[design/flow/run.sh]
#!/bin/bash
# the make line also repeats each setting of config.mk as NAME=value (left out here)
make -C /OpenROAD-flow-scripts/flow DESIGN_CONFIG=/design/flow/config.mk WORK_HOME=/design/flow/orfs CLKGATE_MAP_FILE= finish
[design/flow/config.mk]
export PLATFORM = sky130hd
export DESIGN_NAME = div_avalon
export DESIGN_NICKNAME = div_avalon
export VERILOG_FILES = /design/flow/design.v
export SDC_FILE = /design/flow/constraint.sdc
export NUM_CORES = 4
export LEC_CHECK = 0
export CAP_MARGIN = 20
export CORE_MARGIN = 2
export CORE_UTILIZATION = 40
export CTS_CLUSTER_DIAMETER = 365
export CTS_CLUSTER_SIZE = 99
export SETUP_SLACK_MARGIN = -0.5
export SLEW_MARGIN = 20
[design/flow/constraint.sdc]
create_clock -name core_clock -period 5.0 [get_ports {clk}]
set_input_delay 1.0000 -clock core_clock [delete_from_list [all_inputs] [get_ports {clk}]]
set_output_delay 1.0000 -clock core_clock [all_outputs]
set_load 0.01 [all_outputs]
[design/flow/design.v]
module div 
	#(
		parameter W=32,
					 CBIT=6		 
	 )
	(
		input wire clk, reset, str_trg,
		input wire [W-1:0] dvsr, dvnd,
		output reg ready, done_trg,
		output wire [W-1:0] quo,rmd
	);
	localparam [1:0]
		idle = 2'b00,
		op = 2'b01,
		last = 2'b10,
		done = 2'b11;
	reg [1:0] state_reg, state_next;
	reg [W-1:0] rh_reg, rh_next, rl_reg, rl_next, rh_tmp, d_reg, d_next;
	reg [CBIT-1:0] n_reg, n_next;
	reg q_bit, start;
	always @ (posedge clk, posedge reset)
		if (reset)
		begin
			state_reg<=idle;
			rh_reg<=0;
			rl_reg<=0;
			d_reg<=0;
			n_reg<=0;
		end
		else
		begin
			state_reg<=state_next;
			rh_reg<=rh_next;
			rl_reg<=rl_next;
			d_reg<=d_next;
			n_reg<=n_next;
		end
		always @*
		begin
			start = str_trg;
			state_next = state_reg;
			ready = 1'b0;
			done_trg = 1'b0;
			rh_next = rh_reg;
			rl_next = rl_reg;
			d_next = d_reg;
			n_next = n_reg;
			case (state_reg)
				idle:
				begin
					ready = 1'b1;
					if (start)
					begin
						rh_next = 0;
						rl_next = dvnd;   
						d_next = dvsr;    
						n_next = W+1;     
						state_next = op;
					end
				end
				op:
				begin
					rl_next  = {rl_reg[W-2:0], q_bit};
					rh_next = {rh_tmp[W-2:0], rl_reg[W-1]};
					n_next = n_reg-1;
					if (n_next==1)
						state_next = last;
				end
				last:  
				begin
					rl_next = {rl_reg[W-2:0], q_bit};
					rh_next = rh_tmp;
					state_next = done;
				end
				done:
				begin
					done_trg = 1'b1;
					state_next = idle;
				end
				default: state_next = idle;
			endcase
		end
		always @*
			if (rh_reg >= d_reg)
			begin
				rh_tmp = rh_reg - d_reg;
				q_bit=1'b1;
			end
			else
			begin
				rh_tmp = rh_reg;
				q_bit = 1'b0;
			end
		assign quo = rl_reg;
		assign rmd = rh_reg;
endmodule
module div_avalon
	#(
		parameter W     = 32,
				  CBIT  = 6		 
	 )
	(
		input wire clk, reset,
		input wire [2:0] div_address,
		input wire div_chipselect,
		input wire div_write,
		input wire [W-1:0] div_writedata,
		output wire [W-1:0] div_readdata,
		output wire div_irq,
		output wire div_rdy
	);
    localparam [2:0]
        SET_DIVIDEND  = 3'h0,
        SET_DIVISOR   = 3'h1,
        START         = 3'h2,
        GET_QUOTIENT  = 3'h3,
        GET_REMAINDER = 3'h4,
        GET_READY     = 3'h5,
        DONE_TRG      = 3'h6;
	wire div_start, div_ready, set_done_trg, clr_done_trg;
	reg [W-1:0] dvnd_reg, dvsr_reg;
	reg done_trg_reg;
	wire [W-1:0] quo, rmd;
	wire wr_en, wr_dvnd, wr_dvsr;
	div #(.W(32), .CBIT(6)) d1
		 ( .clk(clk), .reset(reset), .str_trg(div_start), .dvsr(dvsr_reg), .dvnd(dvnd_reg),   
		   .ready(div_ready), .done_trg(set_done_trg), .quo(quo), .rmd(rmd));         
	always @ (posedge clk, posedge reset)
	begin
		if (reset)
		begin
			dvnd_reg <= 0;
			dvsr_reg <= 0;
			done_trg_reg <= 0;
		end
		else
		begin
			if (wr_dvnd)
				dvnd_reg <= div_writedata;
			if (wr_dvsr)
				dvsr_reg <= div_writedata;
			if (set_done_trg)
				done_trg_reg <= 1'b1;
			else if (clr_done_trg)
				done_trg_reg <= 1'b0;
		end
	end
	assign wr_en = div_write & div_chipselect;
	assign wr_dvnd = (div_address == SET_DIVIDEND) & wr_en;
	assign wr_dvsr = (div_address == SET_DIVISOR) & wr_en;
	assign div_start = (div_address == START) & wr_en;
	assign clr_done_trg = (div_address == DONE_TRG) & wr_en;
	assign div_readdata = (div_address == GET_QUOTIENT) ? quo :
								 (div_address == GET_REMAINDER) ? rmd :
								 (div_address == GET_READY) ? {31'b0, div_ready} : {31'b0, done_trg_reg};
	assign div_rdy = div_ready;
	assign div_irq = done_trg_reg;
endmodule
==> changes_impl.md, run 1 <==
### Implementation results

- Mux frac, synth: 0.167
- R2r endpoint: d1.rh_reg[23]$_DFFE_PP0P_
- CTS tree: built
- Max Fanout on Critical Path: 31
- Total Routing Usage GR: 0.195
- Hold Crit Depth: 1
- Post-synth EDFFs: 0
- Synthesized instance count: 909
- Fillers: 2,213
- Die width: 158 um
- Max-slew violations: 0
- Drt total wl: 23,100 um
- Post-Syn Area: 9450 um2
- TritonCTS buffer count: 17
- DR iter-0 viols: 416
- Die H: 158 um
- Top cells by area: dfrtp_1, mux2_2, mux2i_1
- Routed Antenna Nets: 0
- CTS clock-pin slew for the worst setup and hold paths: 0.07 ns
- CP top delay family: buffers and inverters
- FMAX: 245 MHz
- Wire per inst: 17.8 um
- Setup slack after layout: 0.911 ns
- Grt ovf: 0
- Setup TNS: 0 ns
- Final setup fails: 0
- Via density per instance: 5.48
- Log Warnings: 27
- Largest net degree at the start of global routing: 76
- Slowest Stage Delay on Critical Path: 0.57 ns
- Routability cong.: 0.869
- Syn Area/Cell: 10.4 um2
- CP endpoint kind: output port
- Least-Margin Pin Slew: 0.972 ns
- Ant diodes: 0
- Dominant comb cell: AND-OR/OR-AND gates
- Hold endpoint: d1.d_reg[8]$_DFFE_PP0P_
- Synth Seq Share: 0.453
- Worst Path Buf+Inv: 4
- Vias in the first global route: 7,042
- Critical hold path startpoint: dvsr_reg[8]$_DFFE_PP0P_
- Netlist cell types: 65
- Count of final hold-check violations: 0
- Critical Path Source Type: input pin
- Post-synth net total: 983
- Yosys aoi share: 0.181
- Outcome: no timing/DRC/antenna violations
- Yosys chip area: 9450 um2
- Hold_buf cts: 0
- H-Tree Depth: 4
- Xor/xnor share: 0.0232
- Synth Register Bits: 171
- Main flop type: dfrtp_1
- Most frequent cell after synthesis: dfrtp_1
- Cells in synth_stat.txt: 909
- CTS root buf: clkbuf_16
- Max-cap violations: 0
- Yosys adder share: 0.0471
- Clk latency of the worst-skew pair: 0.43 ns
- Drt drc: 0
- Setup WS pre-CTS: 0.951 ns
- Crit path DAT: 3.09 ns
- Chip Area: 24,900 um2
- DR vias: 7,102
- Resize count post-CTS: 0
- # Post-CTS Setup Buffers: 0
- Setup crit start: div_address[2]
- Ys Warns: 2
- Worst-path cell chain: clkdlybuf4s50_1, inv_1, nor3_2, buf_4, a22o_1, clkdlybuf4s50_1
- Clock Path Buffers: 2
- Post-synth top area cell: dfrtp_1
- Fin crit share: 0.818
- Minimum clock period: 4.09 ns
- Crit path to: div_readdata[12]
- Core utilization at floorplan: 0.405
- I/O pin cnt: 73
- Core area: 23,300 um2
- Critical Path RT: 4.00 ns
- Worst path slowest cell: clkdlybuf4s50_1
- HP Class: flip-flop to flip-flop
- Row Count: 56
- WS Path Type: input pin to output port
- Top cell area share: 0.450
- First-pass GRT wire length: 37,700 um
- Top cells by count: dfrtp_1, mux2_2, nand2_1
- Skew final: 0.0128 ns
- Flop-to-flop setup slack: 1.18 ns
- RSZ-0062 raised after global routing: no
- Worst reg2reg path startpoint: d1.rh_reg[9]$_DFFE_PP0P_
- # clock sinks: 171
- P&R area growth vs syn: 17.6%
- DPL Wire Length: 15,400 um
- IO buf count: 72
- Simple Share, Synth: 0.0866
- Layout net count: 1,039
- Initial antenna violation count: 0
- Reg2Reg Depth: 11
- Asr flop ratio synth: 1.00
- Worst path depth: 6
- First drt pass iteration count: 4
- Slew headroom: 0.350
- Cell with the most instances on the worst path: clkdlybuf4s50_1
[per-stage QoR]
| step | area (um2) | utilization | hold WS (ns) | std cells |
|---|---|---|---|---|
| after floorplan | 9460 | - | 0.352 | 909 |
| after global placement | 10500 | 0.451 | 0.485 | 1265 |
| after detailed placement | 10500 | 0.451 | 0.482 | 1265 |
| after CTS | 11100 | 0.476 | 0.496 | 1296 |
| after global routing | 11100 | 0.476 | 0.511 | 1296 |
| final | 11100 | 0.476 | 0.498 | 1296 |
[metal layers]
layer,track usage,part of all wire,routed length (um)
met3,0.0405,0.046,1070
met1,0.265,0.47,10900
met2,0.313,0.46,10700
met5,0,0,0
met4,0.0641,0.019,436
[layout make-up]
class	instances	area [um2]	share of cell area
timing repair buffer	86	851	0.0766
sequential	171	4280	0.385
tap	319	399	0.0359
inverter	49	188	0.0169
clock buffer	24	462	0.0415
multi-input combinational	640	4790	0.431
clock inverter	7	140	0.0126
==> run 2: changes to the inputs <==
ABC_AREA = 1   (was not set)
CORE_UTILIZATION = 70   (was 40)
CTS_CLUSTER_DIAMETER = 214   (was 365)
CTS_CLUSTER_SIZE = 38   (was 99)
HOLD_SLACK_MARGIN = 0.27   (was not set)
SETUP_SLACK_MARGIN = 0.69   (was -0.5)
clock period = 2.76 ns   (was 5.0 ns; I/O delays follow)
==> run 2 against run 1 <==
Against the previous run:
- the layout now fails its checks (negative setup slack)
- global-route usage rose by 30 points
- critical endpoint is now d1.rh_reg[8]$_DFFE_PP0P_
- critical path type is now flip-flop to flip-flop
- area after synthesis up 10%
==> changes_impl.md, run 2 <==
### Implementation results

- Skew final: 0.0172 ns (+0.00439 ns)
- Grt ovf: 0 (unchanged)
- WS Path Type: flip-flop to flip-flop
- Row Count: 44 (-21%)
- CP top delay family: simple AND/OR/NAND/NOR gates
- Slew headroom: 0.512 (+0.162)
- Core utilization at floorplan: 0.718 (+0.312)
- Xor/xnor share: 0.0151 (-0.00805)
- Placed cell count: 1,724 (+36%)
- Mux frac, synth: 0.00108 (-0.166)
- Chip Area: 15,900 um2 (-36%)
- Worst path depth: 17 (+11)
- Max-cap violations: 0 (unchanged)
- DPL Wire Length: 22,800 um (+48%)
- Hold_buf cts: 0 (unchanged)
- Post-synth net total: 1,566 (+59%)
- Ys Warns: 2 (unchanged)
- Non-filler cells, final: 1,791 (+38%)
- Least-Margin Pin Slew: 0.725 ns (-0.247 ns)
- Post-synth top area cell: dfrtp_1
- CTS tree: built
- Minimum clock period: 3.02 ns
- Top cell area share: 0.408 (-0.0422)
- Worst path slowest cell: dfrtp_1
- CTS root buf: clkbuf_16
- Yosys adder share: 0.0427 (-0.00442)
- Post-synth EDFFs: 0 (unchanged)
- Total Routing Usage GR: 0.499 (+0.303)
- DR vias: 13,027 (+83%)
- Flop-to-flop setup slack: -0.26 ns (-1.44 ns)
- FMAX: 331 MHz
- # clock sinks: 171 (unchanged)
- Outcome: failed layout checks
- Drt drc: 0 (unchanged)
- HP Class: input pin to async pin
- Max Fanout on Critical Path: 7 (-77%)
- Clock Path Buffers: 2 (unchanged)
- Synth Seq Share: 0.410 (-0.0424)
- WHS: 0.441 ns (-0.0564 ns)
- Top cells by area: dfrtp_1, nand2_1, inv_1
- Setup slack after layout: -0.257 ns (-1.17 ns)
- Clk latency of the worst-skew pair: 0.45 ns (+0.02 ns)
- Yosys aoi share: 0.131 (-0.0505)
- Final setup fails: 7 (+7)
- Simple Share, Synth: 0.281 (+0.194)
- Syn Area/Cell: 6.99 um2 (-33%)
- Worst-path cell chain: inv_2, ha_4, nand2_1, nand2_1, inv_2, nand2_1, a21oi_2, nor2_2, nor2_4, buf_12, buf_4, buf_12, nand3_1, nand3_2, nand2_1, nand2_1, o21ai_1
- Drt total wl: 47,500 um (+110%)
- P&R area growth vs syn: 29.2%
- Log Warnings: 35 (+30%)
- Wire per inst: 26.5 um (+49%)
- Critical Path RT: 3.08 ns (-0.92 ns)
- Synth Register Bits: 171 (unchanged)
- Core area: 14,500 um2 (-38%)
- R2r endpoint: d1.rh_reg[8]$_DFFE_PP0P_
- Crit path to: d1.rh_reg[8]$_DFFE_PP0P_
- TritonCTS buffer count: 17 (unchanged)
- First drt pass iteration count: 9 (+5)
- Cells in synth_stat.txt: 1,492 (+64%)
- CTS clock-pin slew for the worst setup and hold paths: 0.08 ns (about the same)
- DR iter-0 viols: 3,008 (+620%)
- Cell with the most instances on the worst path: nand2_1
- Via density per instance: 7.27 (+33%)
- Critical Path Source Type: flip-flop
- RSZ-0062 raised after global routing: yes
- Routed Antenna Nets: 0 (unchanged)
- Layout check faults: negative setup slack
- Worst reg2reg path startpoint: d1.d_reg[19]$_DFFE_PP0P_
- Setup crit start: d1.d_reg[19]$_DFFE_PP0P_
- Synthesized instance count: 1,492 (+64%)
- Die width: 126 um (-20%)
- Netlist cell types: 40 (-38%)
- First-pass GRT wire length: 62,000 um (+64%)
- Routability cong.: 0.974 (+12%)
- Max-slew violations: 0 (unchanged)
- Crit path DAT: 3.34 ns (+0.25 ns)
- Largest net degree at the start of global routing: 80 (+5.3%)
- IO buf count: 72 (unchanged)
- CP endpoint kind: flip-flop
- Post-Syn Area: 10,400 um2 (+10%)
- Die H: 126 um (-20%)
- Most frequent cell after synthesis: nand2_1
- Reg2Reg Depth: 17 (+6)
- Yosys chip area: 10,400 um2 (+10%)
- Main flop type: dfrtp_1
- Dominant comb cell: simple AND/OR/NAND/NOR gates
- H-Tree Depth: 4 (unchanged)
- Asr flop ratio synth: 1.00 (unchanged)
- I/O pin cnt: 73 (unchanged)
- Vias in the first global route: 11,683 (+66%)
- Slowest Stage Delay on Critical Path: 0.56 ns (about the same)
- Layout net count: 1,666 (+60%)
- Worst Path Buf+Inv: 5 (+1)
- Initial antenna violation count: 3 (+3)
- Top cells by count: nand2_1, inv_1, dfrtp_1
- Fin crit share: 1.09 (+0.275)
- Count of final hold-check violations: 0 (unchanged)
run 2: through the flow:
step           setup WS [ns]  instance area (um2)  utilization  setup TNS, ns
2_1_floorplan         0.0261                10800            -              0
3_3_place_gp          -0.236                11900        0.816          -1.86
3_5_place_dp          -0.200                11900        0.816          -3.94
4_1_cts                0.393                13100        0.904              0
5_1_grt               -0.224                13500        0.927          -1.23
6_report              -0.257                13500        0.927         -0.680
run 2: repair_timing:
| item | 4_1_cts | 5_1_grt |
|---|---|---|
| endpoints found under the setup margin | 106 | 82 |
| pin swaps | 21 | 19 |
| setup buffers | 22 | 4 |
| gates cloned | 5 | 2 |
| resized | 236 | 64 |
run 2: per-layer routing:
layer | vias up | part of all wire | global-route usage | wire, um
li1 | 4932 | - | - | -
met1 | 5733 | 0.30 | 0.639 | 14500
met2 | 1698 | 0.40 | 0.773 | 19200
met3 | 662 | 0.18 | 0.152 | 8350
met4 | 2 | 0.12 | 0.253 | 5480
met5 | - | 0.00017 | 0 | 8
run 2: cell type report:
| class | instances | area [um2] |
|---|---|---|
| well taps | 184 | 230 |
| clock inverters | 15 | 203 |
| fillers | 520 | 1060 |
| inverters | 260 | 982 |
| flip-flops and latches | 171 | 4280 |
| diodes | 2 | 5.00 |
| repair buffers | 142 | 1450 |
| multi-input cells | 1000 | 5900 |
| clock buffers | 17 | 425 |
==> run 3: changes to the inputs <==
ABC_AREA = not set   (was 1)
CORE_UTILIZATION = 40   (was 70)
CTS_CLUSTER_DIAMETER = not set   (was 214)
CTS_CLUSTER_SIZE = not set   (was 38)
HOLD_SLACK_MARGIN = not set   (was 0.27)
SETUP_SLACK_MARGIN = not set   (was 0.69)
clock period = 2.58 ns   (was 2.76 ns; I/O delays follow)
==> run 3 against run 2 <==
Against the previous run:
- still fails the layout checks on negative setup slack
- maximum frequency grew 2.6%
- utilization is 36 points lower
- via count shrank 39%
- first-iteration DRC count down 85%
- wire length decreased by 44%
- non-clock buffer count increased by 137
- area after synthesis down 9.4%
- largest cell class unchanged
- highest routed layer is now met4
==> changes_impl.md, run 3 <==
### Implementation results

- Outcome: failed layout checks
- Layout check faults: negative setup slack
- CTS clock-pin slew for the worst setup and hold paths: 0.06 ns (-0.02 ns)
- Chip Area: 24,900 um2 (+57%)
- Util after Layout: 0.570 (-0.357)
- Met2 Track Usage GR: 0.360 (-0.413)
- Setup TNS: -8.44 ns (-7.76 ns)
- Ys Warns: 2 (unchanged)
- Syn Area/Cell: 10.4 um2 (+49%)
- Synth Seq Share: 0.453 (+0.0424)
- Layout net count: 1,232 (-26%)
- Met3 usage: 0.0337 (-0.118)
- Fin crit share: 1.14 (+0.0467)
- RSZ-0062 raised after global routing: yes
- First-pass GRT wire length: 43,000 um (-31%)
- Met1 usage: 0.309 (-0.330)
- Crit path to: d1.rh_reg[30]$_DFFE_PP0P_
- Yosys adder share: 0.0471 (+0.00442)
- Register area: 4280 um2 (unchanged)
- Vias in the first global route: 8,114 (-31%)
- Via density per instance: 5.33 (-27%)
- Minimum clock period: 2.94 ns (-0.0764 ns)
- Gate Area: 5300 um2 (-10%)
- Post-synth top area cell: dfrtp_1
- Clock Path Buffers: 2 (unchanged)
- Synthesized instance count: 909 (-39%)
- R2r endpoint: d1.rh_reg[30]$_DFFE_PP0P_
- TritonCTS buffer count: 17 (unchanged)
- P&R area growth vs syn: 40.7%
- Least-Margin Pin Slew: 0.422 ns (-0.302 ns)
- HP Class: input pin to async pin
- DR iter-0 viols: 464 (-85%)
- Post-synth EDFFs: 0 (unchanged)
- Synth Register Bits: 171 (unchanged)
- Grt ovf: 0 (unchanged)
- Top cell area share: 0.450 (+0.0422)
- Initial antenna violation count: 0 (-3)
- GR peak layer: met2
- Worst reg2reg path startpoint: d1.rh_reg[11]$_DFFE_PP0P_
- Final setup fails: 33 (+26)
- Count of final hold-check violations: 0 (unchanged)
- Core utilization at floorplan: 0.405 (-0.312)
- CP top delay family: AND-OR/OR-AND gates
- Routability cong.: 0.914 (-6.2%)
- Setup crit start: d1.rh_reg[11]$_DFFE_PP0P_
- Worst path depth: 12 (-5)
- Slew headroom: 0.718 (+0.207)
- Dominant comb cell: AND-OR/OR-AND gates
- Die width: 158 um (+25%)
- Top cells by area: dfrtp_1, mux2_2, mux2i_1
- Wire per inst: 17.9 um (-33%)
- Drt total wl: 26,700 um (-44%)
- Cells in synth_stat.txt: 909 (-39%)
- WS Path Type: flip-flop to flip-flop
- Total Routing Usage GR: 0.223 (-0.276)
- # clock sinks: 171 (unchanged)
- Flop-to-flop setup slack: -0.36 ns (-0.10 ns)
- DPL Wire Length: 17,900 um (-22%)
- Skew final: 0.00932 ns (-0.00791 ns)
- Fillers: 2,049 (+290%)
- Cell with the most instances on the worst path: buf_6
- Clk latency of the worst-skew pair: 0.44 ns (about the same)
- Non-filler cells, final: 1,490 (-17%)
- Most frequent cell after synthesis: dfrtp_1
- Placed cell count: 1,431 (-17%)
- IO buf count: 72 (unchanged)
- Main flop type: dfrtp_1
- Asr flop ratio synth: 1.00 (unchanged)
- Reg2Reg Depth: 12 (-5)
- Worst Path Buf+Inv: 2 (-3)
- Slowest Stage Delay on Critical Path: 0.42 ns (-0.14 ns)
- Post-synth net total: 983 (-37%)
- CTS root buf: clkbuf_16
- H-Tree Depth: 4 (unchanged)
- Max Fanout on Critical Path: 7 (unchanged)
- CTS tree: built
- Setup slack after layout: -0.361 ns (-0.104 ns)
- Core area: 23,300 um2 (+61%)
- I/O pin cnt: 73 (unchanged)
- Max-slew violations: 0 (unchanged)
- Mux frac, synth: 0.167 (+0.166)
- Worst path slowest cell: dfrtp_1
- Critical Path Source Type: flip-flop
- Simple Share, Synth: 0.0866 (-0.194)
- Max-cap violations: 0 (unchanged)
- Die H: 158 um (+25%)
- Row Count: 56 (+27%)
- CP endpoint kind: flip-flop
- Crit path DAT: 3.26 ns (-0.08 ns)
- Worst-path cell chain: ha_4, and3_4, nand2_2, or3_4, o41a_1, nand3_2, buf_6, a311oi_4, a21o_1, buf_6, a222oi_1, nand2_1
- Netlist cell types: 65 (+63%)
- Yosys chip area: 9450 um2 (-9.4%)
- Drt drc: 0 (unchanged)
- Routed Antenna Nets: 0 (unchanged)
- Yosys aoi share: 0.181 (+0.0505)
- Critical Path RT: 2.90 ns (-0.18 ns)
- FMAX: 340 MHz (+2.6%)
- First drt pass iteration count: 5 (-4)
- Post-Syn Area: 9450 um2 (-9.4%)
- DR vias: 7,939 (-39%)
- Log Warnings: 30 (-14%)
- Ant diodes: 0 (-2)
- Top cells by count: dfrtp_1, mux2_2, nand2_1
- Xor/xnor share: 0.0232 (+0.00805)
- Largest net degree at the start of global routing: 74 (-7.5%)
run 3: cell type report:
class | count | share of cell area
repair buffers | 279 | 0.191
well taps | 319 | 0.0300
flip-flops and latches | 171 | 0.322
inverters | 49 | 0.0141
clock buffers | 21 | 0.0346
multi-input cells | 640 | 0.398
clock inverters | 11 | 0.0101
run 3: through the flow:
step	hold WS, ns	area [um2]	setup slack, ns
after floorplan	0.352	9500	-0.245
after CTS	0.381	13100	-0.294
after detailed placement	0.488	11900	-0.424
final	0.386	13300	-0.361
after global placement	0.479	11900	-0.389
after global routing	0.392	13300	-0.479
run 3: per-layer routing:
metal | part of all wire | vias up
met5 | 0 | -
met4 | 0.017 | 0
met3 | 0.041 | 38
met2 | 0.47 | 192
met1 | 0.48 | 3907
li1 | - | 3802
run 3: what timing repair did:
item,in CTS,in global routing
cloned,4,1
hold buffers,0,0
resized,166,35
pin swaps,40,22
setup endpoints to repair,65,58
setup buffers,18,8
==> run 4: changes to the inputs <==
ABC_AREA = 1   (was not set)
CELL_PAD_IN_SITES_DETAIL_PLACEMENT = 1   (was not set)
CELL_PAD_IN_SITES_GLOBAL_PLACEMENT = 0   (was not set)
CORE_ASPECT_RATIO = 0.89   (was not set)
CORE_MARGIN = 7   (was 2)
CORE_UTILIZATION = 29   (was 40)
CTS_CLUSTER_DIAMETER = 393   (was not set)
CTS_CLUSTER_SIZE = 89   (was not set)
GPL_ROUTABILITY_DRIVEN = 0   (was not set)
GPL_TIMING_DRIVEN = 1   (was not set)
HOLD_SLACK_MARGIN = 0.28   (was not set)
MAX_ROUTING_LAYER = met5   (was not set)
MIN_ROUTING_LAYER = met2   (was not set)
PLACE_DENSITY_LB_ADDON = 0.09   (was not set)
SETUP_SLACK_MARGIN = 0.83   (was not set)
TNS_END_PERCENT = 50   (was not set)
clock period = 3.06 ns   (was 2.58 ns; I/O delays follow)
==> run 4 against run 3 <==
Against the previous run:
- the run now finishes clean
- register-to-register slack better by 0.92 ns
- global-route usage is 4.8 points higher
- flip-flop count stayed put
- utilization is 20 points lower
- first-iteration DRC count went up to 3.2 times the previous value
- cell area shrank 1.4%
- hold slack improved by 0.099 ns
- wire length up 44%
- critical endpoint is now d1.rh_reg[1]$_DFFE_PP0P_
==> changes_impl.md, run 4 <==
### Implementation results

- Top cells by area: dfrtp_1, nand2_1, inv_1
- Post-synth net total: 1,566 (+59%)
- Post-Syn Area: 10,400 um2 (+10%)
- Synthesized instance count: 1,492 (+64%)
- Outcome: no timing/DRC/antenna violations
- Worst Path Buf+Inv: 2 (unchanged)
- First drt pass iteration count: 6 (+1)
- H-Tree Depth: 4 (unchanged)
- Max Fanout on Critical Path: 6 (-1)
- Met2 Track Usage GR: 0.288 (-0.0715)
- Yosys chip area: 10,400 um2 (+10%)
- Grt ovf: 0 (unchanged)
- Placed cell count: 2,006 (+40%)
- Worst path slowest cell: dfrtp_1
- Met3 usage: 0.407 (+0.373)
- Fin crit share: 0.818 (-0.322)
- CP endpoint kind: flip-flop
- Cells in synth_stat.txt: 1,492 (+64%)
- Chip Area: 41,500 um2 (+67%)
- Setup slack after layout: 0.558 ns (+0.919 ns)
- Die width: 215 um (+36%)
- Core area: 35,500 um2 (+52%)
- Via density per instance: 6.80 (+28%)
- Hold_buf cts: 0 (unchanged)
- Clock Path Buffers: 2 (unchanged)
- Asr flop ratio synth: 1.00 (unchanged)
- Cell with the most instances on the worst path: nand2_2
- Crit path DAT: 2.84 ns (-0.42 ns)
- Fillers: 4,426 (+120%)
- Xor/xnor share: 0.0151 (-0.00805)
- Reg2Reg Depth: 17 (+5)
- WS Path Type: flip-flop to flip-flop
- Least-Margin Pin Slew: 0.763 ns (+0.341 ns)
- DR iter-0 viols: 1,485 (+220%)
- Setup TNS: 0 ns (+8.44 ns)
- Syn Area/Cell: 6.99 um2 (-33%)
- I/O pin cnt: 73 (unchanged)
- Yosys aoi share: 0.131 (-0.0505)
- Max-slew violations: 0 (unchanged)
- Register area: 4280 um2 (unchanged)
- Most frequent cell after synthesis: nand2_1
- Synth Register Bits: 171 (unchanged)
- Initial antenna violation count: 0 (unchanged)
- RSZ-0062 raised after global routing: yes
- Count of final hold-check violations: 0 (unchanged)
- Routed Antenna Nets: 0 (unchanged)
- Worst path depth: 17 (+5)
- Met1 usage: 0 (-0.309)
- Critical Path RT: 3.40 ns (+0.50 ns)
- CTS root buf: clkbuf_16
- Critical Path Source Type: flip-flop
- Top cell area share: 0.408 (-0.0422)
- Main flop type: dfrtp_1
- Wire per inst: 18.6 um (+3.8%)
- FMAX: 400 MHz (+18%)
- Row Count: 65 (+16%)
- Drt drc: 0 (unchanged)
- Ys Warns: 2 (unchanged)
- Simple Share, Synth: 0.281 (+0.194)
- HP Class: input pin to async pin
- Die H: 193 um (+22%)
- Post-synth top area cell: dfrtp_1
- Dominant comb cell: simple AND/OR/NAND/NOR gates
- R2r endpoint: d1.rh_reg[1]$_DFFE_PP0P_
- Layout net count: 1,652 (+34%)
- # clock sinks: 171 (unchanged)
- Minimum clock period: 2.50 ns (-0.439 ns)
- Setup crit start: d1.d_reg[0]$_DFFE_PP0P_
- CTS clock-pin slew for the worst setup and hold paths: 0.08 ns (+0.02 ns)
- Mux frac, synth: 0.00108 (-0.166)
- Skew final: 0.0156 ns (+0.00626 ns)
- Core utilization at floorplan: 0.294 (-0.111)
- Non-filler cells, final: 2,060 (+38%)
- Slowest Stage Delay on Critical Path: 0.44 ns (+0.02 ns)
- Drt total wl: 38,300 um (+44%)
- DPL Wire Length: 27,500 um (+54%)
- CTS tree: built
- Worst-path cell chain: ha_4, fa_2, inv_2, nand2_2, nand2_2, nand3_2, nand2_2, nand2_2, nand3_4, nand2_8, nand2_8, clkbuf_16, nand2_1, nand3_1, nand2_1, nand2_1, o21ai_1
- Final setup fails: 0 (-100%)
- IO buf count: 72 (unchanged)
- Log Warnings: 30 (unchanged)
- Vias in the first global route: 15,927 (+96%)
- Netlist cell types: 40 (-38%)
- Gate Area: 5430 um2 (+2.6%)
- Crit path to: d1.rh_reg[1]$_DFFE_PP0P_
- Setup WS pre-CTS: -0.0574 ns (+0.366 ns)
- TritonCTS buffer count: 17 (unchanged)
- Largest net degree at the start of global routing: 65 (-12%)
- Flop-to-flop setup slack: 0.56 ns (+0.92 ns)
- P&R area growth vs syn: 25.7%
- Max-cap violations: 0 (unchanged)
- Yosys adder share: 0.0427 (-0.00442)
- Top cells by count: nand2_1, inv_1, dfrtp_1
- CP top delay family: simple AND/OR/NAND/NOR gates
- Ant diodes: 0 (unchanged)
- Slew headroom: 0.491 (-0.227)
- Clk latency of the worst-skew pair: 0.47 ns (+0.03 ns)
- Worst reg2reg path startpoint: d1.d_reg[0]$_DFFE_PP0P_
- Post-synth EDFFs: 0 (unchanged)
- DR vias: 14,002 (+76%)
- GR peak layer: met3
- First-pass GRT wire length: 58,200 um (+35%)
- Total Routing Usage GR: 0.271 (+0.0484)
- Synth Seq Share: 0.410 (-0.0424)
[run 4: routing by layer]
layer	share of wire	up-vias	wire length (um)
li1	-	4875	-
met1	0	5104	0
met2	0.49	3752	18800
met3	0.45	251	17100
met4	0.048	20	1850
met5	0.012	-	460
[run 4: metrics by stage]
stage	util	instance area, um2	hold slack (ns)
after global routing	0.370	13100	0.492
after CTS	0.355	12600	0.465
after detailed placement	0.335	11900	0.473
after global placement	0.335	11900	0.466
final	0.370	13100	0.486
after floorplan	-	10400	0.352
[run 4: timing repair]
action,4_1_cts,5_1_grt
gates cloned,2,4
buffers inserted,9,7
gates resized,194,93
pin swaps,12,12
setup endpoints to repair,66,65
[run 4: area by class of cell]
cell class | count | share of cell area
multi-input cells | 1001 | 0.414
flip-flops and latches | 171 | 0.326
repair buffers | 127 | 0.0966
inverters | 260 | 0.0747
well taps | 469 | 0.0448
clock buffers | 18 | 0.0335
clock inverters | 14 | 0.00973
==> run 5: changes to the inputs <==
ABC_AREA = not set   (was 1)
CELL_PAD_IN_SITES_DETAIL_PLACEMENT = not set   (was 1)
CELL_PAD_IN_SITES_GLOBAL_PLACEMENT = not set   (was 0)
CORE_ASPECT_RATIO = not set   (was 0.89)
CORE_MARGIN = 2   (was 7)
CORE_UTILIZATION = 56   (was 29)
CTS_CLUSTER_DIAMETER = 42   (was 393)
CTS_CLUSTER_SIZE = not set   (was 89)
GPL_ROUTABILITY_DRIVEN = not set   (was 0)
GPL_TIMING_DRIVEN = not set   (was 1)
HOLD_SLACK_MARGIN = not set   (was 0.28)
MAX_ROUTING_LAYER = not set   (was met5)
MIN_ROUTING_LAYER = not set   (was met2)
PLACE_DENSITY_LB_ADDON = not set   (was 0.09)
SETUP_SLACK_MARGIN = -0.26   (was 0.83)
TNS_END_PERCENT = not set   (was 50)
clock period = 2.65 ns   (was 3.06 ns; I/O delays follow)
==> run 5 against run 4 <==
Against the previous run:
- the layout now fails its checks (negative setup slack)
- first-iteration DRC count shrank 67%
- register-to-register slack lost 0.87 ns
- sequential share of layout area rose by 1.5 points
- largest cell class unchanged
==> changes_impl.md, run 5 <==
### Implementation results

- I/O pin cnt: 73 (unchanged)
- Worst path depth: 11 (-6)
- Hold endpoint: dvnd_reg[14]$_DFFE_PP0P_
- Outcome: failed layout checks
- WS Path Type: flip-flop to flip-flop
- Hold Crit Depth: 1
- Yosys chip area: 9450 um2 (-9.4%)
- Max Fanout on Critical Path: 8 (+2)
- TritonCTS buffer count: 17 (unchanged)
- Flop-to-flop setup slack: -0.31 ns (-0.87 ns)
- CP top delay family: AND-OR/OR-AND gates
- DPL Wire Length: 18,300 um (-34%)
- RSZ-0062 raised after global routing: yes
- Count of final hold-check violations: 0 (unchanged)
- Setup crit start: d1.d_reg[11]$_DFFE_PP0P_
- Yosys aoi share: 0.181 (+0.0505)
- Routability cong.: 0.950
- Fin crit share: 1.12 (+0.299)
- CP endpoint kind: flip-flop
- Layout check faults: negative setup slack
- R2r endpoint: d1.rh_reg[8]$_DFFE_PP0P_
- Yosys adder share: 0.0471 (+0.00442)
- Routed Antenna Nets: 0 (unchanged)
- Chip Area: 17,900 um2 (-57%)
- Least-Margin Pin Slew: 0.562 ns (-0.202 ns)
- Critical Path Source Type: flip-flop
- Worst reg2reg path startpoint: d1.d_reg[11]$_DFFE_PP0P_
- Main flop type: dfrtp_1
- First-pass GRT wire length: 42,800 um (-26%)
- Max-cap violations: 0 (unchanged)
- # clock sinks: 171 (unchanged)
- Crit path DAT: 3.28 ns (+0.44 ns)
- Total Routing Usage GR: 0.302 (+0.0302)
- Post-Syn Area: 9450 um2 (-9.4%)
- Via density per instance: 6.01 (-12%)
- DR vias: 8,129 (-42%)
- Core utilization at floorplan: 0.572 (+0.278)
- Critical Path RT: 2.96 ns (-0.44 ns)
- Syn Area/Cell: 10.4 um2 (+49%)
- Row Count: 47 (-28%)
- Final instance area: 12,500 um2 (-4.5%)
- Synth Seq Share: 0.453 (+0.0424)
- Top cell area share: 0.450 (+0.0422)
- Clk latency of the worst-skew pair: 0.43 ns (-0.04 ns)
- Xor/xnor share: 0.0232 (+0.00805)
- Ant diodes: 0 (unchanged)
- Dominant comb cell: AND-OR/OR-AND gates
- Post-synth net total: 983 (-37%)
- Ys Warns: 2 (unchanged)
- Slowest Stage Delay on Critical Path: 0.38 ns (-0.06 ns)
- P&R area growth vs syn: 32.5%
- H-Tree Depth: 4 (unchanged)
- Mux frac, synth: 0.167 (+0.166)
- Skew final: 0.0130 ns (-0.00261 ns)
- FMAX: 338 MHz (-15%)
- Post-synth EDFFs: 0 (unchanged)
- Minimum clock period: 2.96 ns (+0.458 ns)
- Max-slew violations: 0 (unchanged)
- Largest net degree at the start of global routing: 89 (+37%)
- Netlist cell types: 65 (+63%)
- DR iter-0 viols: 497 (-67%)
- Log Warnings: 31 (+3.3%)
- Hold_buf cts: 0 (unchanged)
- Synthesized instance count: 909 (-39%)
- Cells in synth_stat.txt: 909 (-39%)
- Simple Share, Synth: 0.0866 (-0.194)
- Critical hold path startpoint: dvnd_reg[14]$_DFFE_PP0P_
- Worst path slowest cell: dfrtp_1
- HP Class: flip-flop to flip-flop
- Clock Path Buffers: 2 (unchanged)
- Synth Register Bits: 171 (unchanged)
- Initial antenna violation count: 0 (unchanged)
- Wire per inst: 20.0 um (+7.8%)
- Placed Instance Area: 11,500 um2 (-3.4%)
- CTS root buf: clkbuf_16
- CTS clock-pin slew for the worst setup and hold paths: 0.07 ns (about the same)
- Worst Path Buf+Inv: 2 (unchanged)
- Vias in the first global route: 8,372 (-47%)
- Setup TNS: -13.47 ns (-13.47 ns)
- First drt pass iteration count: 5 (-1)
- Worst-path cell chain: inv_2, ha_4, and3_4, nand2_2, or3_4, o41a_1, nand3_2, a311o_1, buf_6, mux2_4, a221o_1
- Drt drc: 0 (unchanged)
- Core area: 16,500 um2 (-53%)
- Final setup fails: 64 (+64)
- Reg2Reg Depth: 11 (-6)
- Top cells by area: dfrtp_1, mux2_2, mux2i_1
- Non-filler cells, final: 1,352 (-34%)
- Most frequent cell after synthesis: dfrtp_1
- Top cells by count: dfrtp_1, mux2_2, nand2_1
- Asr flop ratio synth: 1.00 (unchanged)
- Placed cell count: 1,303 (-35%)
- Drt total wl: 27,100 um (-29%)
- Die width: 134 um (-38%)
- Layout net count: 1,195 (-28%)
- Setup slack after layout: -0.310 ns (-0.868 ns)
- IO buf count: 72 (unchanged)
- Crit path to: d1.rh_reg[8]$_DFFE_PP0P_
- Die H: 134 um (-31%)
- Slew headroom: 0.626 (+0.134)
- Post-synth top area cell: dfrtp_1
- CTS tree: built
- Grt ovf: 0 (unchanged)
-- run 5: final cells by class --
cell class / instances / area (um2)
multi-input cells: 640 / 5080
flip-flops and latches: 171 / 4280
fillers: 1125 / 4000
repair buffers: 242 / 2130
clock buffers: 19 / 453
well taps: 220 / 275
inverters: 49 / 188
clock inverters: 11 / 113
-- run 5: repair_timing --
action	in CTS	in global routing
setup endpoints to repair	29	43
gates resized	31	45
setup buffers	9	12
gates cloned	0	3
pin swaps	11	25
-- run 5: per-stage QoR --
| step | hold slack [ns] | worst slack, ns | utilization |
|---|---|---|---|
| after floorplan | 0.352 | -0.258 | - |
| after global placement | 0.486 | -0.363 | 0.695 |
| after detailed placement | 0.490 | -0.475 | 0.695 |
| after CTS | 0.507 | -0.304 | 0.740 |
| after global routing | 0.521 | -0.400 | 0.758 |
| final | 0.505 | -0.310 | 0.758 |
-- run 5: routing by layer --
layer  part of all wire  vias up  wire (um)  track usage
li1                   -     3733          -            -
met1               0.44     4068      11800        0.400
met2               0.49      275      13300        0.507
met3              0.047       53       1270       0.0461
met4              0.026        0        704        0.107
met5                  0        -          0            0
==> run 6: changes to the inputs <==
CORE_UTILIZATION = 72   (was 56)
CTS_CLUSTER_DIAMETER = not set   (was 42)
CTS_CLUSTER_SIZE = 64   (was not set)
HOLD_SLACK_MARGIN = -0.1   (was not set)
MAX_ROUTING_LAYER = met4   (was not set)
PLACE_DENSITY = 0.66   (was not set)
SETUP_SLACK_MARGIN = 0.63   (was -0.26)
TNS_END_PERCENT = 5   (was not set)
clock period = 2.39 ns   (was 2.65 ns; I/O delays follow)
==> run 6 against run 5 <==
Against the previous run:
- synthesized cell count did not move
- die area down 22%
- area after synthesis unchanged
- the run now fails in clock tree synthesis
==> changes_impl.md, run 6 <==
### Implementation results

- Dominant comb cell: AND-OR/OR-AND gates
- Yosys chip area: 9450 um2 (unchanged)
- Mux frac, synth: 0.167 (unchanged)
- Outcome: aborted with a tool error
- Asr flop ratio synth: 1.00 (unchanged)
- Routability cong.: 1.11 (+17%)
- Top cells by area: dfrtp_1, mux2_2, mux2i_1
- Top cells by count: dfrtp_1, mux2_2, nand2_1
- Synthesized instance count: 909 (unchanged)
- Post-synth net total: 983 (unchanged)
- DPL Wire Length: 20,800 um (+14%)
- Main flop type: dfrtp_1
- Most frequent cell after synthesis: dfrtp_1
- Die width: 119 um (-11%)
- Post-synth top area cell: dfrtp_1
- Post-synth EDFFs: 0 (unchanged)
- Error msg: [ERROR DPL-0038] Utilization greater than 100%, impossible to legalize
- Syn Area/Cell: 10.4 um2 (unchanged)
- Simple Share, Synth: 0.0866 (unchanged)
- Core area: 12,700 um2 (-23%)
- Netlist cell types: 65 (unchanged)
- Xor/xnor share: 0.0232 (unchanged)
- Row Count: 41 (-13%)
- Post-Syn Area: 9450 um2 (unchanged)
- IO buf count: 72 (unchanged)
- Yosys aoi share: 0.181 (unchanged)
- Cells in synth_stat.txt: 909 (unchanged)
- Die H: 119 um (-11%)
- Synth Register Bits: 171 (unchanged)
- Placed Instance Area: 11,700 um2 (+1.4%)
- Placed cell count: 1,282 (-1.6%)
- Chip Area: 14,100 um2 (-22%)
- Core utilization at floorplan: 0.743 (+0.171)
- Top cell area share: 0.450 (unchanged)
- Halt Stage: clock tree synthesis
- Ys Warns: 2 (unchanged)
- I/O pin cnt: 73 (unchanged)
- Synth Seq Share: 0.453 (unchanged)
- Yosys adder share: 0.0471 (unchanged)
run 6: metrics by stage:
step	worst slack [ns]	TNS, ns
after floorplan	-0.435	-56.46
after global placement	-0.605	-32.33
after detailed placement	-0.757	-45.64
==> run 7: changes to the inputs <==
CORE_UTILIZATION = 57   (was 72)
CTS_CLUSTER_DIAMETER = 333   (was not set)
CTS_CLUSTER_SIZE = 100   (was 64)
HOLD_SLACK_MARGIN = -0.05   (was -0.1)
MAX_ROUTING_LAYER = not set   (was met4)
PLACE_DENSITY = 0.91   (was 0.66)
SETUP_SLACK_MARGIN = not set   (was 0.63)
TNS_END_PERCENT = 10   (was 5)
clock period = 5.0 ns   (was 2.39 ns; I/O delays follow)
==> run 7 against run 6 <==
Against the previous run:
- the run now finishes clean
- area after synthesis did not move
- synthesized cell count is the same
- die area rose by 25%
==> changes_impl.md, run 7 <==
### Implementation results

- Row Count: 47 (+15%)
- Clock Path Buffers: 2
- DR vias: 7,471
- Critical Path RT: 4.00 ns
- Syn Area/Cell: 10.4 um2 (unchanged)
- Xor/xnor share: 0.0232 (unchanged)
- Asr flop ratio synth: 1.00 (unchanged)
- Core area: 16,400 um2 (+29%)
- Via density per instance: 6.24
- H-Tree Depth: 4
- CTS root buf: clkbuf_16
- Minimum clock period: 4.05 ns
- Least-Margin Pin Slew: 0.916 ns
- Top cells by count: dfrtp_1, mux2_2, nand2_1
- FMAX: 247 MHz
- Worst path depth: 6
- Post-synth EDFFs: 0 (unchanged)
- Skew final: 0.00871 ns
- I/O pin cnt: 73 (unchanged)
- Largest net degree at the start of global routing: 172
- # Post-CTS Setup Buffers: 0
- Setup TNS: 0 ns
- Initial antenna violation count: 0
- Post-synth top area cell: dfrtp_1
- Worst-path cell chain: clkdlybuf4s50_1, inv_1, nor3_2, buf_4, a22o_1, clkdlybuf4s50_1
- Die width: 133 um (+12%)
- Outcome: no timing/DRC/antenna violations
- R2r endpoint: d1.rh_reg[15]$_DFFE_PP0P_
- Worst reg2reg path startpoint: d1.rh_reg[17]$_DFFE_PP0P_
- Crit path DAT: 3.05 ns
- Ys Warns: 2 (unchanged)
- Hold endpoint: dvsr_reg[12]$_DFFE_PP0P_
- CP endpoint kind: output port
- P&R area growth vs syn: 17.0%
- Hold Crit Depth: 1
- Chip Area: 17,600 um2 (+25%)
- Setup crit start: div_address[2]
- DPL Wire Length: 14,700 um (-29%)
- Max-cap violations: 0
- TritonCTS buffer count: 17
- Clk latency of the worst-skew pair: 0.44 ns
- CTS tree: built
- Critical hold path startpoint: dvsr_reg[12]$_DFFE_PP0P_
- Synth Seq Share: 0.453 (unchanged)
- DR iter-0 viols: 851
- CP top delay family: buffers and inverters
- Yosys adder share: 0.0471 (unchanged)
- Netlist cell types: 65 (unchanged)
- Flop-to-flop setup slack: 1.11 ns
- IO buf count: 72 (unchanged)
- Core utilization at floorplan: 0.576 (-0.167)
- Slew headroom: 0.390
- HP Class: flip-flop to flip-flop
- Critical Path Source Type: input pin
- Simple Share, Synth: 0.0866 (unchanged)
- Main flop type: dfrtp_1
- Count of final hold-check violations: 0
- Routed Antenna Nets: 0
- Resize count post-CTS: 0
- Die H: 133 um (+12%)
- Top cell area share: 0.450 (unchanged)
- Fin crit share: 0.809
- Mux frac, synth: 0.167 (unchanged)
- First-pass GRT wire length: 37,500 um
- Drt total wl: 22,700 um
- # clock sinks: 171
- RSZ-0062 raised after global routing: no
- Max Fanout on Critical Path: 31
- Cell with the most instances on the worst path: clkdlybuf4s50_1
- Log Warnings: 29
- Most frequent cell after synthesis: dfrtp_1
- Wire per inst: 19.0 um
- Post-Syn Area: 9450 um2 (unchanged)
- Grt ovf: 0
- Max-slew violations: 0
- CTS clock-pin slew for the worst setup and hold paths: 0.06 ns
- Worst path slowest cell: clkdlybuf4s50_1
- Reg2Reg Depth: 11
- Ant diodes: 0
- Post-synth net total: 983 (unchanged)
- Routability cong.: 0.984 (-11%)
- Hold_buf cts: 0
- Cells in synth_stat.txt: 909 (unchanged)
- Worst Path Buf+Inv: 4
- Layout net count: 1,038
- Synthesized instance count: 909 (unchanged)
- Synth Register Bits: 171 (unchanged)
- Crit path to: div_readdata[18]
- Yosys aoi share: 0.181 (unchanged)
- WS Path Type: input pin to output port
- Top cells by area: dfrtp_1, mux2_2, mux2i_1
- Yosys chip area: 9450 um2 (unchanged)
- Dominant comb cell: AND-OR/OR-AND gates
- Final setup fails: 0
- First drt pass iteration count: 6
- Slowest Stage Delay on Critical Path: 0.56 ns
- Drt drc: 0
- Vias in the first global route: 7,365
- Total Routing Usage GR: 0.266
- Fillers: 1,143
-- run 7: metal layers --
metal	GRT usage	up-vias	wire, um
li1	-	3424	-
met1	0.361	3686	9970
met2	0.434	309	10900
met3	0.0460	52	1350
met4	0.0938	0	515
met5	0	-	0
-- run 7: final cells by class --
cell class	instances	area, um2	share of cell area
Clock buffer	22	474	0.0429
Clock inverter	10	213	0.0192
Inverter	49	188	0.0170
Multi-Input combinational cell	640	4790	0.434
Sequential cell	171	4280	0.387
Tap cell	220	275	0.0249
Timing Repair Buffer	85	831	0.0752
-- run 7: metrics by stage --
stage	instances	hold WS, ns	area (um2)	worst slack (ns)	util
finish	1197	0.503	11100	0.954	0.674
floorplan	909	0.352	9460	1.82	-
CTS	1197	0.506	11100	0.963	0.674
global route	1197	0.514	11100	0.836	0.674
global placement	1165	0.473	10400	1.05	0.632
detailed placement	1165	0.492	10400	0.974	0.632
==> run 8: changes to the inputs <==
ABC_AREA = 1   (was not set)
CORE_UTILIZATION = 70   (was 57)
CTS_CLUSTER_DIAMETER = 214   (was 333)
CTS_CLUSTER_SIZE = 38   (was 100)
HOLD_SLACK_MARGIN = not set   (was -0.05)
PLACE_DENSITY = not set   (was 0.91)
PLACE_DENSITY_LB_ADDON = 0.03   (was not set)
SETUP_SLACK_MARGIN = 0.68   (was not set)
TNS_END_PERCENT = not set   (was 10)
clock period = 2.29 ns   (was 5.0 ns; I/O delays follow)
==> run 8 against run 7 <==
Against the previous run:
- the run now fails in clock tree synthesis
- area after synthesis grew 10%
- synthesized cell count is 64% higher
- die area decreased by 9.9%
==> changes_impl.md, run 8 <==
### Implementation results

- Post-synth net total: 1,566 (+59%)
- Error msg: [ERROR DPL-0033] detailed placement checks failed during check placement.
- Post-synth EDFFs: 0 (unchanged)
- Top cell area share: 0.408 (-0.0422)
- Outcome: aborted with a tool error
- Most frequent cell after synthesis: nand2_1
- Chip Area: 15,900 um2 (-9.9%)
- Halt Stage: clock tree synthesis
- I/O pin cnt: 73 (unchanged)
- Row Count: 44 (-6.4%)
- Yosys chip area: 10,400 um2 (+10%)
- Cells in synth_stat.txt: 1,492 (+64%)
- Main flop type: dfrtp_1
- Xor/xnor share: 0.0151 (-0.00805)
- Netlist cell types: 40 (-38%)
- Yosys aoi share: 0.131 (-0.0505)
- Yosys adder share: 0.0427 (-0.00442)
- Synth Seq Share: 0.410 (-0.0424)
- Placed Instance Area: 12,300 um2 (+18%)
- Simple Share, Synth: 0.281 (+0.194)
- Synthesized instance count: 1,492 (+64%)
- DPL Wire Length: 23,400 um (+59%)
- Core area: 14,500 um2 (-11%)
- Die width: 126 um (-5.1%)
- Top cells by area: dfrtp_1, nand2_1, inv_1
- IO buf count: 72 (unchanged)
- Synth Register Bits: 171 (unchanged)
- Setup WS pre-CTS: -0.581 ns (-1.56 ns)
- Asr flop ratio synth: 1.00 (unchanged)
- Post-synth top area cell: dfrtp_1
- Core utilization at floorplan: 0.718 (+0.141)
- Post-Syn Area: 10,400 um2 (+10%)
- Die H: 126 um (-5.1%)
- Dominant comb cell: simple AND/OR/NAND/NOR gates
- Top cells by count: nand2_1, inv_1, dfrtp_1
- Routability cong.: 0.988 (+0.41%)
- Mux frac, synth: 0.00108 (-0.166)
- Ys Warns: 2 (unchanged)
- Syn Area/Cell: 6.99 um2 (-33%)
## run 8: per-stage QoR
| stage | instances | setup TNS (ns) | hold WS, ns |
|---|---|---|---|
| 2_1_floorplan | 1492 | -59.48 | 0.353 |
| 3_3_place_gp | 1770 | -12.16 | 0.463 |
| 3_5_place_dp | 1770 | -21.42 | 0.473 |
==> run 9: changes to the inputs <==
CORE_UTILIZATION = 72   (was 70)
CTS_CLUSTER_DIAMETER = not set   (was 214)
CTS_CLUSTER_SIZE = 36   (was 38)
HOLD_SLACK_MARGIN = 0.3   (was not set)
PLACE_DENSITY = 0.64   (was not set)
PLACE_DENSITY_LB_ADDON = not set   (was 0.03)
SETUP_SLACK_MARGIN = 0.76   (was 0.68)
clock period = 3.12 ns   (was 2.29 ns; I/O delays follow)
==> run 9 against run 8 <==
Against the previous run:
- the run fails in global routing
- synthesized cell count stayed put
- die area shrank 2.7%
- area after synthesis unchanged
==> changes_impl.md, run 9 <==
### Implementation results

- Total Routing Usage GR: 0.876
- IO buf count: 72 (unchanged)
- Die width: 124 um (-1.4%)
- Cells in synth_stat.txt: 1,492 (unchanged)
- Post-Syn Area: 10,400 um2 (unchanged)
- Clock Path Buffers: 2
- Yosys chip area: 10,400 um2 (unchanged)
- Core area: 14,000 um2 (-3.8%)
- Xor/xnor share: 0.0151 (unchanged)
- Main flop type: dfrtp_1
- Row Count: 43 (-2.3%)
- Post-synth net total: 1,566 (unchanged)
- Hold_buf cts: 0
- Post-synth top area cell: dfrtp_1
- Simple Share, Synth: 0.281 (unchanged)
- TritonCTS buffer count: 17
- Synthesized instance count: 1,492 (unchanged)
- Grt ovf: 227
- DPL Wire Length: 22,800 um (-2.6%)
- Top cells by area: dfrtp_1, nand2_1, inv_1
- Asr flop ratio synth: 1.00 (unchanged)
- Most frequent cell after synthesis: nand2_1
- Dominant comb cell: simple AND/OR/NAND/NOR gates
- Error msg: [ERROR GRT-0232] Routing congestion too high. Check the congestion heatmap in the GUI.
- I/O pin cnt: 73 (unchanged)
- Ys Warns: 2 (unchanged)
- Yosys aoi share: 0.131 (unchanged)
- Synth Seq Share: 0.410 (unchanged)
- Outcome: aborted with a tool error
- Routability cong.: 1.00 (+1.5%)
- Mux frac, synth: 0.00108 (unchanged)
- Post-synth EDFFs: 0 (unchanged)
- Netlist cell types: 40 (unchanged)
- Yosys adder share: 0.0427 (unchanged)
- CTS root buf: clkbuf_16
- Top cells by count: nand2_1, inv_1, dfrtp_1
- Chip Area: 15,500 um2 (-2.7%)
- Die H: 124 um (-1.4%)
- Synth Register Bits: 171 (unchanged)
- Core utilization at floorplan: 0.746 (+0.0280)
- Syn Area/Cell: 6.99 um2 (unchanged)
- Top cell area share: 0.408 (unchanged)
- # clock sinks: 171
- H-Tree Depth: 4
- Halt Stage: global routing
[run 9: stage by stage]
step           utilization  setup slack [ns]  cells  instance area, um2
3_5_place_dp         0.816           -0.0980   1709               11400
3_3_place_gp         0.816            0.0106   1709               11400
2_1_floorplan            -             0.314   1492               10400
4_1_cts              0.911             0.680   1773               12700
[run 9: per-layer routing]
layer | global-route usage | overflow
met2 | 0.996 | 119
met1 | 0.873 | 3
met4 | 0.932 | 97
met5 | 0.320 | 0
met3 | 0.757 | 8
[run 9: timing repair]
item | 4_1_cts
resized | 222
setup buffers | 23
pin swaps | 20
gates cloned | 9
endpoints found under the setup margin | 116
==> run 10: changes to the inputs <==
ABC_AREA = not set   (was 1)
CORE_UTILIZATION = 27   (was 72)
CTS_CLUSTER_DIAMETER = 333   (was not set)
CTS_CLUSTER_SIZE = 100   (was 36)
HOLD_SLACK_MARGIN = 0.28   (was 0.3)
PLACE_DENSITY = 0.95   (was 0.64)
SETUP_SLACK_MARGIN = not set   (was 0.76)
TNS_END_PERCENT = 5   (was not set)
clock period = 5.0 ns   (was 3.12 ns; I/O delays follow)
==> run 10 against run 9 <==
Against the previous run:
- the run now finishes clean
- die area is 140% higher
- synthesized cell count is 39% lower
- area after synthesis is 9.4% lower
==> changes_impl.md, run 10 <==
### Implementation results

- Hold endpoint: d1.d_reg[24]$_DFFE_PP0P_
- Skew final: 0.0140 ns
- Log Warnings: 27
- Critical Path Source Type: input pin
- Core utilization at floorplan: 0.274 (-0.472)
- Util after Layout: 0.326
- HP Class: flip-flop to flip-flop
- Wire per inst: 17.7 um
- Cell with the most instances on the worst path: clkdlybuf4s50_1
- Worst Path Buf+Inv: 4
- DR vias: 7,251
- Ant diodes: 0
- WHS: 0.501 ns
- Post-Syn Area: 9450 um2 (-9.4%)
- Cells in synth_stat.txt: 909 (-39%)
- P&R area growth vs syn: 19.3%
- CP top delay family: buffers and inverters
- Reg2Reg Depth: 10
- Die H: 191 um (+54%)
- Synthesized instance count: 909 (-39%)
- Post-synth top area cell: dfrtp_1
- Top cells by area: dfrtp_1, mux2_2, mux2i_1
- Placed cell count: 1,404 (-18%)
- CTS tree: built
- CTS root buf: clkbuf_16
- Fin crit share: 0.813
- Routed Antenna Nets: 0
- Setup TNS: 0 ns
- Worst path slowest cell: clkdlybuf4s50_1
- Top cells by count: dfrtp_1, mux2_2, nand2_1
- FMAX: 246 MHz
- Setup WS pre-CTS: 0.911 ns (+1.01 ns)
- Initial antenna violation count: 0
- Synth Register Bits: 171 (unchanged)
- Chip Area: 36,500 um2 (+140%)
- Top cell area share: 0.450 (+0.0422)
- Die width: 191 um (+54%)
- Worst-path cell chain: clkdlybuf4s50_1, inv_1, nor3_2, buf_4, a22o_1, clkdlybuf4s50_1
- Hold_buf cts: 0 (unchanged)
- Asr flop ratio synth: 1.00 (unchanged)
- Dominant comb cell: AND-OR/OR-AND gates
- Minimum clock period: 4.06 ns
- RSZ-0062 raised after global routing: no
- Yosys chip area: 9450 um2 (-9.4%)
- # clock sinks: 171 (unchanged)
- Worst reg2reg path startpoint: d1.rh_reg[17]$_DFFE_PP0P_
- Max-slew violations: 0
- R2r endpoint: d1.rh_reg[30]$_DFFE_PP0P_
- First-pass GRT wire length: 40,600 um
- Synth Seq Share: 0.453 (+0.0424)
- WS Path Type: input pin to output port
- Max-cap violations: 0
- Post-synth net total: 983 (-37%)
- Flop-to-flop setup slack: 1.10 ns
- Row Count: 68 (+58%)
- Drt total wl: 25,400 um
- # Post-CTS Setup Buffers: 0 (-100%)
- Yosys adder share: 0.0471 (+0.00442)
- Largest net degree at the start of global routing: 97
- Grt ovf: 0
- Resize count post-CTS: 0 (-100%)
- Core area: 34,500 um2 (+150%)
- Crit path to: div_readdata[20]
- DR iter-0 viols: 345
- Crit path DAT: 3.06 ns
- TritonCTS buffer count: 17 (unchanged)
- CTS clock-pin slew for the worst setup and hold paths: 0.07 ns
- Clk latency of the worst-skew pair: 0.44 ns
- Slowest Stage Delay on Critical Path: 0.56 ns
- IO buf count: 72 (unchanged)
- First drt pass iteration count: 6
- Critical hold path startpoint: dvsr_reg[24]$_DFFE_PP0P_
- Post-synth EDFFs: 0 (unchanged)
- Mux frac, synth: 0.167 (+0.166)
- Final setup fails: 0
- Routability cong.: 0.826 (-18%)
- Yosys aoi share: 0.181 (+0.0505)
- Outcome: no timing/DRC/antenna violations
- Setup slack after layout: 0.936 ns
- Drt drc: 0
- Count of final hold-check violations: 0
- Least-Margin Pin Slew: 0.816 ns
- Layout net count: 1,042
- Critical Path RT: 4.00 ns
- H-Tree Depth: 4 (unchanged)
- CP endpoint kind: output port
- Clock Path Buffers: 2 (unchanged)
- Most frequent cell after synthesis: dfrtp_1
- Worst path depth: 6
- Via density per instance: 5.05
- Xor/xnor share: 0.0232 (+0.00805)
- I/O pin cnt: 73 (unchanged)
- Total Routing Usage GR: 0.142
- Non-filler cells, final: 1,435
- DPL Wire Length: 17,700 um (-22%)
- Main flop type: dfrtp_1
- Simple Share, Synth: 0.0866 (-0.194)
- Vias in the first global route: 7,358
- Hold Crit Depth: 1
- Slew headroom: 0.456
- Max Fanout on Critical Path: 31
- Ys Warns: 2 (unchanged)
- Setup crit start: div_address[2]
- Syn Area/Cell: 10.4 um2 (+49%)
- Netlist cell types: 65 (+63%)
## run 10: cell type report
cell class / count / area (um2)
fillers: 3525 / 23300
multi-input cells: 640 / 4790
clock inverters: 14 / 160
flip-flops and latches: 171 / 4280
inverters: 49 / 188
clock buffers: 17 / 425
repair buffers: 89 / 861
well taps: 455 / 569
## run 10: per-layer routing
metal / GRT usage / part of all wire
met4: 0.0328 / 0.013
met3: 0.0288 / 0.053
met5: 0 / 0
met2: 0.237 / 0.48
met1: 0.189 / 0.46
## run 10: stage by stage
step	cell area, um2
finish	11300
global route	11300
CTS	11300
detailed placement	10700
global placement	10700
floorplan	9460
